==> inputs of trial 95 <==
Design lcd_top, start of the top module:
module lcd_top(
  input clk,
  input rst,
  input PS2_CLK,
  input PS2_DATA,
  output [7:4] DB,
  output LCD_E,
  output LCD_RS,
  output LCD_RW,
  output [7:0] LED
  );
  wire busy;
  wire cmd;
  wire en;
  wire [7:0] data;
  snaptest LD1 (
    .clk(clk),
    .rst(rst),
    .busy(busy),
	 .PS2_CLK(PS2_CLK),
	 .PS2_DATA(PS2_DATA),
    .cmd(cmd),
    .en(en),
    .data(data),
	 .LED(LED)
    );
  lcd_controller LC1 (
    .clk(clk),
    .rst(rst),
    .en(en),
    .cmd(cmd),
    .data(data),
    .DB(DB),
    .LCD_E(LCD_E),
    .LCD_RS(LCD_RS),
    .LCD_RW(LCD_RW),
    .busy(busy)
    );
endmodule
Settings: LEC_CHECK=0, ABC_AREA=1, CAP_MARGIN=20, CORE_MARGIN=2, CORE_UTILIZATION=72, CTS_CLUSTER_DIAMETER=400, CTS_CLUSTER_SIZE=10, PLACE_DENSITY_LB_ADDON=0.08, SETUP_SLACK_MARGIN=-0.69, SLEW_MARGIN=40; clock period 8.19 ns.
run.sh (not shown) runs the stock make flow with config.mk's settings and CLKGATE_MAP_FILE=.
==> build 69: changes against trial 95 <==
ABC_AREA = default   (was 1)
CORE_UTILIZATION = 66   (was 72)
CTS_CLUSTER_DIAMETER = default   (was 400)
CTS_CLUSTER_SIZE = default   (was 10)
MAX_ROUTING_LAYER = met4   (was default)
PLACE_DENSITY_LB_ADDON = default   (was 0.08)
SETUP_SLACK_MARGIN = 3.1   (was -0.69)
SLEW_MARGIN = 20   (was 40)
==> flow/constraint.sdc (replaced) <==
create_clock -name core_clock -period 12.3 [get_ports {clk}]
set_input_delay 2.4600 -clock core_clock [delete_from_list [all_inputs] [get_ports {clk}]]
set_output_delay 2.4600 -clock core_clock [all_outputs]
set_load 0.01 [all_outputs]
==> build 13: changes against trial 95 <==
CTS_CLUSTER_DIAMETER = default   (was 400)
CTS_CLUSTER_SIZE = default   (was 10)
PLACE_DENSITY_LB_ADDON = default   (was 0.08)
SETUP_SLACK_MARGIN = 1.92   (was -0.69)
SLEW_MARGIN = 20   (was 40)
==> comparison table <==
	trial 95	build 13	build 69
Outcome	finished clean	complete, but fails checks	finished clean
Violated checks	-	max-capacitance violations, max-slew violations, negative setup slack	-
Multi-input combinational area share	34.79%	34.58%	34.28%
Met2 WL	33140 µm	40570 µm	28410 µm
1st-iter DRT viols	2235	4648	1768
CP Capture Point	LC1.buffer_data[5]$_DFFE_PP0P_	LC1.buffer_data[6]$_DFFE_PP0P_	LC1.buffer_data[7]$_DFFE_PP0P_
Via count normalized by instance count	6.335	7.184	6.498
Yosys cell count	2900	2900	1941
Xor and xnor fraction of the mapped netlist area	2.141%	2.141%	3.008%
LEAKAGE	10.99 nW	11.71 nW	9.425 nW
Transition time of the tightest slew-check pin	0.8281 ns	1.757 ns	1.158 ns
Chip area from the yosys synthesis statistics	0.02654 mm²	0.02654 mm²	0.02500 mm²
Setup Slack @ Placement	1.215 ns	1.301 ns	2.724 ns
Startpoint of the tightest hold check path	LD1.S2.sr[2]$_DFF_PP1_	LD1.S1.sr[2]$_DFF_PP1_	LD1.S2.sr[3]$_DFF_PP1_
Setup slack after layout	1.203 ns	-1.606 ns	3.285 ns
Initial cell density of the core	72.83%	72.83%	66.69%
Die extent in x	196.0 µm	196.0 µm	198.6 µm
Portion of netlist area occupied by mux cells	0.03772%	0.03772%	10.97%
Seq share, synth	56.63%	56.63%	60.10%
Distinct cells, synth	64	64	86
Synthesized netlist cell count	2900	2900	1941


==> fjord: inputs <==
Starting RTL as in the previous note.
// lcd_top
module lcd_top(
  input clk,
  input rst,
  input PS2_CLK,
  input PS2_DATA,
  output [7:4] DB,
  output LCD_E,
  output LCD_RS,
  output LCD_RW,
  output [7:0] LED
  );
  wire busy;
  wire cmd;
  wire en;
  wire [7:0] data;
  snaptest LD1 (
    .clk(clk),
    .rst(rst),
    .busy(busy),
	 .PS2_CLK(PS2_CLK),
	 .PS2_DATA(PS2_DATA),
    .cmd(cmd),
    .en(en),
    .data(data),
	 .LED(LED)
    );
  lcd_controller LC1 (
    .clk(clk),
    .rst(rst),
    .en(en),
    .cmd(cmd),
    .data(data),
    .DB(DB),
    .LCD_E(LCD_E),
    .LCD_RS(LCD_RS),
    .LCD_RW(LCD_RW),
    .busy(busy)
    );
endmodule
Settings: LEC_CHECK=0, CAP_MARGIN=20, CORE_MARGIN=2, CORE_UTILIZATION=70, CTS_CLUSTER_SIZE=77, PLACE_DENSITY_LB_ADDON=0.0, SETUP_SLACK_MARGIN=2.38, SLEW_MARGIN=20; clock period 8.39 ns.
==> delta (differences from fjord) <==
CORE_ASPECT_RATIO = 0.71   (was default)
CTS_CLUSTER_SIZE = 26   (was 77)
HOLD_SLACK_MARGIN = 0.29   (was default)
SETUP_SLACK_MARGIN = 2.03   (was 2.38)
==> flow/constraint.sdc (replaced) <==
create_clock -name core_clock -period 8.19 [get_ports {clk}]
set_input_delay 1.6380 -clock core_clock [delete_from_list [all_inputs] [get_ports {clk}]]
set_output_delay 1.6380 -clock core_clock [all_outputs]
set_load 0.01 [all_outputs]
==> garnet (differences from fjord) <==
ABC_AREA = 1   (was default)
CORE_ASPECT_RATIO = 0.99   (was default)
CORE_UTILIZATION = 62   (was 70)
CTS_CLUSTER_DIAMETER = 116   (was default)
CTS_CLUSTER_SIZE = default   (was 77)
GPL_ROUTABILITY_DRIVEN = 0   (was default)
GPL_TIMING_DRIVEN = 0   (was default)
PLACE_DENSITY_LB_ADDON = default   (was 0.0)
SETUP_SLACK_MARGIN = default   (was 2.38)
==> flow/constraint.sdc (replaced) <==
create_clock -name core_clock -period 20.0 [get_ports {clk}]
set_input_delay 4.0000 -clock core_clock [delete_from_list [all_inputs] [get_ports {clk}]]
set_output_delay 4.0000 -clock core_clock [all_outputs]
set_load 0.01 [all_outputs]
==> harbor (differences from fjord) <==
CORE_UTILIZATION = 66   (was 70)
CTS_CLUSTER_SIZE = default   (was 77)
PLACE_DENSITY_LB_ADDON = default   (was 0.0)
SETUP_SLACK_MARGIN = default   (was 2.38)
==> flow/constraint.sdc (replaced) <==
create_clock -name core_clock -period 12.3 [get_ports {clk}]
set_input_delay 2.4600 -clock core_clock [delete_from_list [all_inputs] [get_ports {clk}]]
set_output_delay 2.4600 -clock core_clock [all_outputs]
set_load 0.01 [all_outputs]
==> comparison <==
- Clock skew: delta < harbor < garnet < fjord.
- The highest cell area belongs to fjord, the lowest to harbor.
- Count of clock-buffer cells in the layout, highest first: garnet, fjord, harbor, delta.
- First-iteration DRC count: fjord is higher than garnet (49%).


==> inputs of run a <==
lcd_top again, from the RTL that the note above started with.
Settings: LEC_CHECK=0, ABC_AREA=0, CAP_MARGIN=20, CELL_PAD_IN_SITES_GLOBAL_PLACEMENT=2, CORE_ASPECT_RATIO=1.7, CORE_MARGIN=10, CORE_UTILIZATION=58, CTS_CLUSTER_DIAMETER=256, GPL_ROUTABILITY_DRIVEN=0, GPL_TIMING_DRIVEN=1, MAX_ROUTING_LAYER=met5, PLACE_DENSITY_LB_ADDON=0.03, SETUP_SLACK_MARGIN=4.47, SLEW_MARGIN=30, TNS_END_PERCENT=95; clock period 19.1 ns.
==> run b (differences from run a) <==
Settings changed: ABC_AREA 0 to default, CELL_PAD_IN_SITES_GLOBAL_PLACEMENT 2 to default, CORE_ASPECT_RATIO 1.7 to default, CORE_MARGIN 10 to 2, CORE_UTILIZATION 58 to 40, CTS_CLUSTER_DIAMETER 256 to default, GPL_ROUTABILITY_DRIVEN 0 to default, GPL_TIMING_DRIVEN 1 to default, MAX_ROUTING_LAYER met5 to default, PLACE_DENSITY_LB_ADDON 0.03 to default, SETUP_SLACK_MARGIN 4.47 to -1.39, SLEW_MARGIN 30 to 20, TNS_END_PERCENT 95 to default.
==> flow/constraint.sdc (replaced) <==
create_clock -name core_clock -period 14.7 [get_ports {clk}]
set_input_delay 2.9400 -clock core_clock [delete_from_list [all_inputs] [get_ports {clk}]]
set_output_delay 2.9400 -clock core_clock [all_outputs]
set_load 0.01 [all_outputs]
==> run c (differences from run a) <==
Settings changed: CELL_PAD_IN_SITES_GLOBAL_PLACEMENT 2 to default, CORE_ASPECT_RATIO 1.7 to default, CORE_MARGIN 10 to 2, CORE_UTILIZATION 58 to 70, CTS_CLUSTER_DIAMETER 256 to 271, GPL_ROUTABILITY_DRIVEN 0 to default, MAX_ROUTING_LAYER met5 to default, PLACE_DENSITY from default to 0.67, PLACE_DENSITY_LB_ADDON 0.03 to default, SETUP_SLACK_MARGIN 4.47 to 1.61, SLEW_MARGIN 30 to 20, TNS_END_PERCENT 95 to default.
==> flow/constraint.sdc (replaced) <==
create_clock -name core_clock -period 9.46 [get_ports {clk}]
set_input_delay 1.8920 -clock core_clock [delete_from_list [all_inputs] [get_ports {clk}]]
set_output_delay 1.8920 -clock core_clock [all_outputs]
set_load 0.01 [all_outputs]
==> run d (differences from run a) <==
Settings changed: ABC_AREA 0 to default, CELL_PAD_IN_SITES_GLOBAL_PLACEMENT 2 to default, CORE_ASPECT_RATIO 1.7 to default, CORE_MARGIN 10 to 2, CORE_UTILIZATION 58 to 70, CTS_CLUSTER_DIAMETER 256 to default, GPL_ROUTABILITY_DRIVEN 0 to default, GPL_TIMING_DRIVEN 1 to default, MAX_ROUTING_LAYER met5 to default, PLACE_DENSITY_LB_ADDON 0.03 to default, SETUP_SLACK_MARGIN 4.47 to 2.18, SLEW_MARGIN 30 to 20, TNS_END_PERCENT 95 to default.
==> flow/constraint.sdc (replaced) <==
create_clock -name core_clock -period 12.9 [get_ports {clk}]
set_input_delay 2.5800 -clock core_clock [delete_from_list [all_inputs] [get_ports {clk}]]
set_output_delay 2.5800 -clock core_clock [all_outputs]
set_load 0.01 [all_outputs]
==> impl_metrics.toml <==
# synthesis and place-and-route metrics
[layout]
syn_to_final_growth_pct = 8.86
clock_cell_area_share_pct = 5.82

[detailed_routing]
drt_iter0_markers = 1122

[status]
status = "finished clean"

[worst_setup_path]
critPathKind = "in -> async"
crit_path_max_incr_delay_ps = 600
path_cells = "clkdlybuf4s50_1 -> clkinvlp_4 -> buf_6"

[floorplanning]
fp-row-count = 99
-- figures above: run a

==> impl_metrics.toml <==
# synthesis and place-and-route metrics
[worst_setup_path]
crit_path_max_incr_delay_ps = 910

[layout]
clock_cell_area_share_pct = 6.46
syn_to_final_growth_pct = 9.22

[detailed_routing]
drt_iter0_markers = 2262

[status]
status = "finished clean"

[floorplanning]
fp-row-count = 69
-- figures above: run c

==> impl_metrics.toml <==
# synthesis and place-and-route metrics
[status]
status = "finished clean"

[worst_setup_path]
crit_path_max_incr_delay_ps = 990
path_cells = "buf_4 -> inv_1 -> ha_4 -> mux4_2 -> mux4_2 -> mux2i_1 -> a21oi_1"

[layout]
syn_to_final_growth_pct = 8.96

[detailed_routing]
drt_iter0_markers = 2286
-- figures above: run d

==> impl_metrics.toml <==
# synthesis and place-and-route metrics
[worst_setup_path]
path_cells = "buf_4 -> inv_1 -> ha_4 -> mux4_2 -> mux4_2 -> mux2i_1 -> a21oi_1"
crit_buf_inv = 2
critPathKind = "reg -> reg"

[status]
status = "finished clean"

[detailed_routing]
drt_iter0_markers = 1278

[floorplanning]
fp-row-count = 91

[layout]
clock_cell_area_share_pct = 6.65
syn_to_final_growth_pct = 11.5
-- figures above: run b



==> willow <==
Starting RTL as in the previous note.
Settings: LEC_CHECK=0, CAP_MARGIN=20, CORE_ASPECT_RATIO=0.71, CORE_MARGIN=2, CORE_UTILIZATION=70, CTS_CLUSTER_SIZE=58, PLACE_DENSITY_LB_ADDON=0.0, SETUP_SLACK_MARGIN=2.38, SLEW_MARGIN=20; clock period 8.39 ns.
==> cedar: changes against willow <==
- CORE_ASPECT_RATIO: 0.71 -> default
- CTS_CLUSTER_SIZE: 58 -> 17
- PLACE_DENSITY_LB_ADDON: 0.0 -> default
- SETUP_SLACK_MARGIN: 2.38 -> default
==> pepper: changes against willow <==
- ABC_AREA: default -> 1
- CORE_ASPECT_RATIO: 0.71 -> default
- CORE_UTILIZATION: 70 -> 72
- CTS_CLUSTER_SIZE: 58 -> default
- PLACE_DENSITY_LB_ADDON: 0.0 -> default
- SETUP_SLACK_MARGIN: 2.38 -> default
==> flow/constraint.sdc (replaced) <==
create_clock -name core_clock -period 9.36 [get_ports {clk}]
set_input_delay 1.8720 -clock core_clock [delete_from_list [all_inputs] [get_ports {clk}]]
set_output_delay 1.8720 -clock core_clock [all_outputs]
set_load 0.01 [all_outputs]
==> results_dict.tcl <==
# flow metrics
set metrics [dict create \
    final_nets 2104 \
    critical_path.startpoint "LC1.head[0]" \
    dp_hpwl_microns 38720 \
    global_route.usage.met1_pct 57.53 \
    post-route-util_pct 84.40 \
    dp_worst_setup_slack_ns 1.343 \
    timing.reg2reg.worst_path_depth 9 \
    rsz0062_at_grt "true" \
    viasPerCell 7.337 \
    detailroute.wirelength.met2_microns 35200 \
    yosys_cells 1941 \
    final-clk-cell-share_pct 5.561 \
    die-height_microns 163.2 \
    finalPower_mw 5.401 \
    swShare_pct 23.11 \
    path_cells "buf_12 > inv_6 > ha_4 > buf_12 > clkbuf_16 > mux4_2 > mux4_2 > mux2i_1 > a21oi_1" \
    global_route.usage.met3_pct 11.91 \
    outcome "finished clean" \
    global_route.usage.met2_pct 61.14 \
    pwr.group.combinational_mw 0.119 \
]
[end of results for willow]
==> results_dict.tcl <==
# flow metrics
set metrics [dict create \
    global_route.usage.met2_pct 53.58 \
    die-height_microns 193.0 \
    pwr.group.combinational_mw 0.0841 \
    yosys_cells 1941 \
    finalPower_mw 5.586 \
    critical_path.startpoint "LC1.head[1]" \
    outcome "finished clean" \
    viasPerCell 6.939 \
    detailroute.wirelength.met2_microns 28950 \
    final-clk-cell-share_pct 7.139 \
    swShare_pct 20.58 \
    dp_hpwl_microns 39920 \
    global_route.usage.met3_pct 9.376 \
    path_cells "inv_1 > ha_4 > mux4_2 > mux4_2 > mux2i_1 > a21oi_1" \
    timing.reg2reg.worst_path_depth 6 \
    rsz0062_at_grt "false" \
    dp_worst_setup_slack_ns 1.303 \
]
[end of results for cedar]
==> results_dict.tcl <==
# flow metrics
set metrics [dict create \
    timing.reg2reg.worst_path_depth 10 \
    yosys_cells 2900 \
    final_nets 2935 \
    finalPower_mw 4.759 \
    global_route.usage.met2_pct 60.09 \
    outcome "finished clean" \
    viasPerCell 6.316 \
    global_route.usage.met3_pct 5.982 \
    swShare_pct 21.33 \
    detailroute.wirelength.met2_microns 32800 \
    die-height_microns 196.0 \
    pwr.group.combinational_mw 0.102 \
    dp_worst_setup_slack_ns 1.826 \
    global_route.usage.met1_pct 46.28 \
    critical_path.startpoint "LC1.head[0]" \
    post-route-util_pct 78.84 \
    rsz0062_at_grt "false" \
    path_cells "buf_4 > buf_4 > nor2_1 > nor2_1 > o21ai_0 > o211ai_1 > nand3_1 > nand3_1 > nand3_1 > o21ai_1" \
]
[end of results for pepper]


==> ember <==
Starting RTL as in the previous note.
Settings: LEC_CHECK=0, ABC_AREA=1, CAP_MARGIN=20, CORE_MARGIN=10, CORE_UTILIZATION=35, CTS_CLUSTER_DIAMETER=329, GPL_TIMING_DRIVEN=1, PLACE_DENSITY_LB_ADDON=0.03, SETUP_SLACK_MARGIN=5.0, SLEW_MARGIN=20; clock period 19.1 ns.
==> inputs of sierra, as changes to ember <==
- CORE_MARGIN: 10 -> 2
- CORE_UTILIZATION: 35 -> 72
- CTS_CLUSTER_SIZE: unset -> 17
- HOLD_SLACK_MARGIN: unset -> 0.29
- SETUP_SLACK_MARGIN: 5.0 -> 2.02
==> flow/constraint.sdc (replaced) <==
create_clock -name core_clock -period 8.19 [get_ports {clk}]
set_input_delay 1.6380 -clock core_clock [delete_from_list [all_inputs] [get_ports {clk}]]
set_output_delay 1.6380 -clock core_clock [all_outputs]
set_load 0.01 [all_outputs]
==> inputs of amber, as changes to ember <==
- CORE_MARGIN: 10 -> 2
- CORE_UTILIZATION: 35 -> 72
- CTS_CLUSTER_DIAMETER: 329 -> 387
- GPL_TIMING_DRIVEN: 1 -> unset
- PLACE_DENSITY_LB_ADDON: 0.03 -> unset
- SETUP_SLACK_MARGIN: 5.0 -> 1.22
==> flow/constraint.sdc (replaced) <==
create_clock -name core_clock -period 8.19 [get_ports {clk}]
set_input_delay 1.6380 -clock core_clock [delete_from_list [all_inputs] [get_ports {clk}]]
set_output_delay 1.6380 -clock core_clock [all_outputs]
set_load 0.01 [all_outputs]
==> inputs of lagoon, as changes to ember <==
- CORE_ASPECT_RATIO: unset -> 1.74
- CORE_MARGIN: 10 -> 2
- CORE_UTILIZATION: 35 -> 72
- CTS_CLUSTER_SIZE: unset -> 17
- HOLD_SLACK_MARGIN: unset -> 0.29
- SETUP_SLACK_MARGIN: 5.0 -> 2.02
==> flow/constraint.sdc (replaced) <==
create_clock -name core_clock -period 8.19 [get_ports {clk}]
set_input_delay 1.6380 -clock core_clock [delete_from_list [all_inputs] [get_ports {clk}]]
set_output_delay 1.6380 -clock core_clock [all_outputs]
set_load 0.01 [all_outputs]
==> notes <==
The highest clock power belongs to amber, the lowest to ember.
First-iteration DRC count, highest first: lagoon, sierra, amber, ember.
Against lagoon, the global-route usage of amber is lower by 12 points.
Core utilization: sierra is lower than lagoon (0.44 points).
Clock-buffer cell count: lagoon is lower than amber (1).
Routed wire length: amber < ember < sierra < lagoon.
Non-clock buffer count: lagoon > sierra > ember > amber.
Clock skew: lagoon > sierra > ember > amber.
Synthesized cell count is the same in amber and ember.
==> figures <==
Result of the run: ember complete, no violations; amber complete, no violations; lagoon complete, no violations; sierra complete, no violations
Source of the critical timing path: ember rst; amber LC1.tail[0]; lagoon LC1.head[0]; sierra LC1.head[0]
Number of gates resized after cts: ember 1; amber 2; lagoon 125; sierra 121
Clk ins delay skew pair: ember 610 ps; amber 610 ps; lagoon 620 ps; sierra 630 ps
Site row count: ember 100; amber 70; lagoon 92; sierra 70
Pin count of the biggest net entering global routing: ember 77; amber 129; lagoon 95; sierra 193
Setup repair after global routing missed its margin: ember no; amber yes; lagoon yes; sierra yes
Setup slack, reg-to-reg: ember 5540 ps; amber 1210 ps; lagoon 590 ps; sierra 1190 ps
Bufs and invs on worst path: ember 3; amber 1; lagoon 5; sierra 3
Slowest stage cell on the critical path: ember sky130_fd_sc_hd__clkdlybuf4s50_1; amber sky130_fd_sc_hd__nor2_1; lagoon sky130_fd_sc_hd__nor2_1; sierra sky130_fd_sc_hd__nand3_1
Capturing instance or port of the critical path: ember LC1.head[2]; amber LC1.memory[25][4]; lagoon LC1.buffer_cmd; sierra LC1.buffer_cmd
Max Used Layer: ember met4; amber met4; lagoon met5; sierra met5
DR iter-0 viols: ember 1569; amber 2577; lagoon 4802; sierra 3818
Depth of the worst register-to-register path: ember 11; amber 5; lagoon 13; sierra 9
Tally of clock buffers in the finished layout: ember 86; amber 66; lagoon 65; sierra 64
Horizontal die dimension: ember 295 um; amber 196 um; lagoon 150 um; sierra 196 um
Part of the power in combinational logic: ember 1.9%; amber 2.1%; lagoon 2.8%; sierra 2.6%
Slew at the pin with the worst max-slew slack: ember 1080 ps; amber 970 ps; lagoon 1380 ps; sierra 1250 ps
Part of the total power dissipated in sequential elements: ember 49.2%; amber 51.4%; lagoon 58.0%; sierra 58.8%
Power and IR drop assume default switching activity.
